## DMAC
module DMAC #(
    parameter AXI_ID_WD   = 2,
    parameter AXI_DATA_WD = 32,
    parameter AXI_ADDR_WD = 32,
    parameter AXI_STRB_WD = 4
)(
    input                      AXI_ACLK,
    input                      AXI_ARESETN,    
    input                      cmd_valid,
    input  [AXI_ADDR_WD-1 : 0] cmd_addr,
    input  [AXI_ID_WD-1   : 0] cmd_id,
    input  [1 : 0]             cmd_burst,
    input  [2 : 0]             cmd_size,
    input  [AXI_ADDR_WD-1 : 0] cmd_len,
    output                     cmd_ready,
    output                     cmd_abort,
    output [AXI_ADDR_WD-1 : 0] AXI_AWADDR,
    output [AXI_ID_WD-1   : 0] AXI_AWID,
    output [1 : 0]             AXI_AWBURST,
    output [2 : 0]             AXI_AWSIZE,
    output [7 : 0]             AXI_AWLEN,
    output                     AXI_AWVALID,
    input                      AXI_AWREADY,
    output [AXI_DATA_WD-1 : 0] AXI_WDATA,
    output [AXI_STRB_WD-1 : 0] AXI_WSTRB,
    output                     AXI_WLAST,
    output                     AXI_WVALID,
    input                      AXI_WREADY,
    input  [AXI_ID_WD-1   : 0] AXI_BID,
    input  [1 : 0]             AXI_BRESP,
    input                      AXI_BVALID,
    output                     AXI_BREADY,
    output [AXI_ADDR_WD-1 : 0] AXI_ARADDR,
    output [AXI_ID_WD-1   : 0] AXI_ARID,
    output [1 : 0]             AXI_ARBURST,
    output [2 : 0]             AXI_ARSIZE,
    output [7 : 0]             AXI_ARLEN,
    output                     AXI_ARVALID,
    input                      AXI_ARREADY,
    input  [AXI_DATA_WD-1 : 0] AXI_RDATA,
    input                      AXI_RLAST,
    input  [AXI_ID_WD-1   : 0] AXI_RID,
    input  [1 : 0]             AXI_RRESP,
    input                      AXI_RVALID,
    output                     AXI_RREADY
);
Size in the first run: roughly 1,900 cells after synthesis, ~340 flip-flops, roughly 18,000 sq um of cells after synthesis.
export LEC_CHECK = 0
export ABC_AREA = 0
export CAP_MARGIN = 5
export CELL_PAD_IN_SITES_DETAIL_PLACEMENT = 1
export CELL_PAD_IN_SITES_GLOBAL_PLACEMENT = 1
export CORE_MARGIN = 10
export CORE_UTILIZATION = 26
export CTS_CLUSTER_DIAMETER = 97
export CTS_CLUSTER_SIZE = 58
export GPL_ROUTABILITY_DRIVEN = 0
export MAX_ROUTING_LAYER = met4
export MIN_ROUTING_LAYER = met1
export PLACE_DENSITY_LB_ADDON = 0.15
export SLEW_MARGIN = 20
export TNS_END_PERCENT = 80
create_clock -name core_clock -period 3.66 [get_ports {AXI_ACLK}]
run.sh (not shown) runs the stock make flow with config.mk's settings and CLKGATE_MAP_FILE=.
The starting point went through all stages and came out clean.
Edit:
- ABC_AREA: 0 -> unset
- CAP_MARGIN: 5 -> 20
- CELL_PAD_IN_SITES_DETAIL_PLACEMENT: 1 -> unset
- CELL_PAD_IN_SITES_GLOBAL_PLACEMENT: 1 -> unset
- CORE_MARGIN: 10 -> 2
- CORE_UTILIZATION: 26 -> 40
- CTS_CLUSTER_DIAMETER: 97 -> unset
- CTS_CLUSTER_SIZE: 58 -> unset
- GPL_ROUTABILITY_DRIVEN: 0 -> unset
- MAX_ROUTING_LAYER: met4 -> unset
- MIN_ROUTING_LAYER: met1 -> unset
- PLACE_DENSITY_LB_ADDON: 0.15 -> unset
- TNS_END_PERCENT: 80 -> unset
- clock period: 3.66 -> 3.97 ns (I/O delays scaled with it)
The new run passed the timing, DRC and antenna checks; total power falls by a few percent; register-to-register slack gains 0.22 ns; wire length falls by about a fifth; maximum frequency falls by a few percent; final cell count falls by roughly a tenth; core utilization rises by 16 points.

== tundra ==
Starting RTL as in the previous note.
clock: 3.55 ns
lec_check: 0
cap_margin: 20
core_margin: 2
core_utilization: 68
cts_cluster_size: 37
setup_slack_margin: 0.81
slew_margin: 20
| tundra | all stages done | FAIL | negative setup slack |
What harbor does differently from tundra at the input level:
- CTS_CLUSTER_DIAMETER: unset -> 202
- CORE_UTILIZATION: 68 -> 70
- SETUP_SLACK_MARGIN: 0.81 -> 0.95
- the clock period (ns, I/O delays scaled along): 3.55 -> 3.35
### Flow results
In the summary table, harbor is marked failed, with error DPL-0038 raised in global routing (5_1_grt).
Compared with tundra, harbor shows a lower TritonCTS buffer count.
Taking tundra as the reference, in harbor share of the core filled by cells before placement rose 2.2 points; final HPWL from detailed placement rose 1.6%.
Delta (harbor minus tundra): number of placement rows saw a decrease, area enclosed by the die boundary shrank by 780 µm².
Placed instance count up 0.54% in harbor wrt tundra
Setup changes, harbor to yarrow
- SETUP_SLACK_MARGIN: 0.95 -> unset
- CORE_UTILIZATION: 70 -> 14
- CTS_CLUSTER_SIZE: 37 -> unset
- CTS_CLUSTER_DIAMETER: 202 -> unset
- the clock period (ns, I/O delays scaled along): 3.35 -> 9.12
## What came out
yarrow | status: complete | timing, DRC, antenna: pass. Starting density of the core: yarrow vs harbor down 58 points. yarrow ended up with a higher total die area than harbor did. Compared with harbor, in yarrow area fraction in compound gates after synthesis comparable; deepest level of the CTS H-tree went up by 1; die boundary width increased by 120% relative to the old numbers; cell total after placement increased by 57% relative to the old numbers. The standard cell area after detailed placement of yarrow is higher than that of harbor. Vertical die dimension came out higher on yarrow than on harbor.

v44:
DMAC again, from the RTL that the note above started with.
## DMAC
module DMAC #(
    parameter AXI_ID_WD   = 2,
    parameter AXI_DATA_WD = 32,
    parameter AXI_ADDR_WD = 32,
    parameter AXI_STRB_WD = 4
)(
    input                      AXI_ACLK,
    input                      AXI_ARESETN,    
    input                      cmd_valid,
    input  [AXI_ADDR_WD-1 : 0] cmd_addr,
    input  [AXI_ID_WD-1   : 0] cmd_id,
    input  [1 : 0]             cmd_burst,
    input  [2 : 0]             cmd_size,
    input  [AXI_ADDR_WD-1 : 0] cmd_len,
    output                     cmd_ready,
    output                     cmd_abort,
    output [AXI_ADDR_WD-1 : 0] AXI_AWADDR,
    output [AXI_ID_WD-1   : 0] AXI_AWID,
    output [1 : 0]             AXI_AWBURST,
    output [2 : 0]             AXI_AWSIZE,
    output [7 : 0]             AXI_AWLEN,
    output                     AXI_AWVALID,
    input                      AXI_AWREADY,
    output [AXI_DATA_WD-1 : 0] AXI_WDATA,
    output [AXI_STRB_WD-1 : 0] AXI_WSTRB,
    output                     AXI_WLAST,
    output                     AXI_WVALID,
  ...
clock: 6.5 ns
lec_check: 0
cap_margin: 20
cell_pad_in_sites_detail_placement: 1
core_margin: 2
core_utilization: 32
slew_margin: 20
> inputs changed (v44 -> v9)
Settings: CELL_PAD_IN_SITES_DETAIL_PLACEMENT changed from 1 to 0; HOLD_SLACK_MARGIN newly set to 0.06; MIN_ROUTING_LAYER newly set to met2; ABC_AREA newly set to 1; CELL_PAD_IN_SITES_GLOBAL_PLACEMENT newly set to 1; SLEW_MARGIN changed from 20 to 5.
==> results <==
- Looking at number of inverters outside the clock class in the layout across v44 and v9, the one that comes out lower is v44.
- Summary: with v44 as the reference, internal power component in v9 moved down slightly.
- v9 does better than v44 on setup slack.
- Delay of the slowest critical-path stage, v44 and v9: larger value in v44
- Compared to v44, v9 has sequential fraction of total cell area 3.3 points lower.
- v9 reports a higher non-clock buffer count than v44 does.
- When v9 is measured against v44, its global-route wire length before repair turns out about 24% higher.
- Post-route non-filler standard cell count: v9 vs v44 up 961
Modified inputs, v30 compared to v9
Settings: a deleted MIN_ROUTING_LAYER that had been met2; a deleted ABC_AREA that had been 1; a change of CORE_UTILIZATION from 32 to 68; a deleted HOLD_SLACK_MARGIN that had been 0.06; a change of SLEW_MARGIN from 5 to 20; an added CTS_CLUSTER_SIZE of 37; a deleted CELL_PAD_IN_SITES_DETAIL_PLACEMENT that had been 0; a deleted CELL_PAD_IN_SITES_GLOBAL_PLACEMENT that had been 1; a change of the clock period (ns, I/O delays scaled along) from 6.5 to 2.63.
### Flow results
Status(v30) = ERROR, stage = 5_1_grt. Summary — distinct cell type count of the synthesized netlist, v30 relative to v9: higher, by 14. v9 has higher placed instance count than v30. Looking at post-synthesis simple-gate area fraction, v30 sits below v9. Compared with v9, v30 shows a post-synthesis sequential area ratio that is 4.9 points higher. Worst-case setup slack after placement: v30 vs v9 down 3.08 ns. Compared with v9, in v30 vertical extent of the die decreased by 88 um relative to the old numbers, number of gates resized after cts increased by 171 relative to the old numbers. For yosys cell count, dividing the value from v30 by the value from v9 gives 0.68. Summary: with v9 as the reference, instance tally after logic synthesis in v30 moved down by more than a quarter. Chip area (v30 over v9): decrease, 0.037 sq mm.
## Diff of input files: v24 against v30
Settings: CORE_UTILIZATION: 68 -> 70; the clock period (ns, I/O delays scaled along): 2.63 -> 3.35.
==> results <==
[v24] flow finished | final checks: failed | reasons: setup timing. Per the comparison of v24 with v30, multiplexer fraction of the synthesized cell area about even, core area fell 3.1%, area after detailed placement fell 6.1%, die width fell 1.4%. v24: vertical extent of the die 1.4% below v30. As far as async set-reset flop share out of synthesis goes, v30 and v24 are indistinguishable; the numbers are identical. Die size, v24 vs v30: down by a few percent.
#### Input delta (v21 over v24)
Settings: an added SETUP_SLACK_MARGIN of -0.26; a change of the clock period (ns, I/O delays scaled along) from 3.35 to 2.63.
--- outcome ---
The flow ended early for v21: it failed with a tool error in 5_1_grt.
Per the comparison of v21 with v24, starting density of the core barely changed; die area ~0 delta; detailed placer's ending HPWL went up 3.2 mm; tally of buffers added on design ports flat.
As far as horizontal die size goes, v24 and v21 are indistinguishable; the numbers are identical.
v21 vs v24 — CTS buffer count climbed by a few percent
For quantity of gates resized following cts, dividing the value from v24 by the value from v21 gives 0.45.
Against v24, standard cell area after detailed placement in v21 rose by a few percent.
Input changes introduced in v34 (baseline for comparison: v21):
Settings: CTS_CLUSTER_SIZE no longer set, was 37; CORE_UTILIZATION now 40, was 70; SETUP_SLACK_MARGIN no longer set, was -0.26; the clock period (ns, I/O delays scaled along) now 4.73, was 2.63.
- v21: it failed during 5_1_grt, and the tool reported GRT-0232.
- Per the final summary, v34 finished and its layout is clean on timing, DRC and antenna.
- From v34 to v21, number of instances in the synthesized netlist did not move at all.
- Compared with v21, in v34 share of the synthesized netlist area taken by xor and xnor gates stayed essentially flat, weighted congestion at the end of routability-driven global placement now smaller, post-CTS setup-driven buffer insertion count now smaller, half-perimeter wire length after detailed placement decreased by 2.7 mm relative to the old numbers.
- Of v34 and v21, v34 shows the higher area of the chip, with v21 below it.
- v34 vs. v21: width of the die picked up an extra about 30%, area of placed instances lost about 7%, initial core utilization lost 31 points, total core area picked up an extra 78%.
Power and IR drop assume default switching activity.
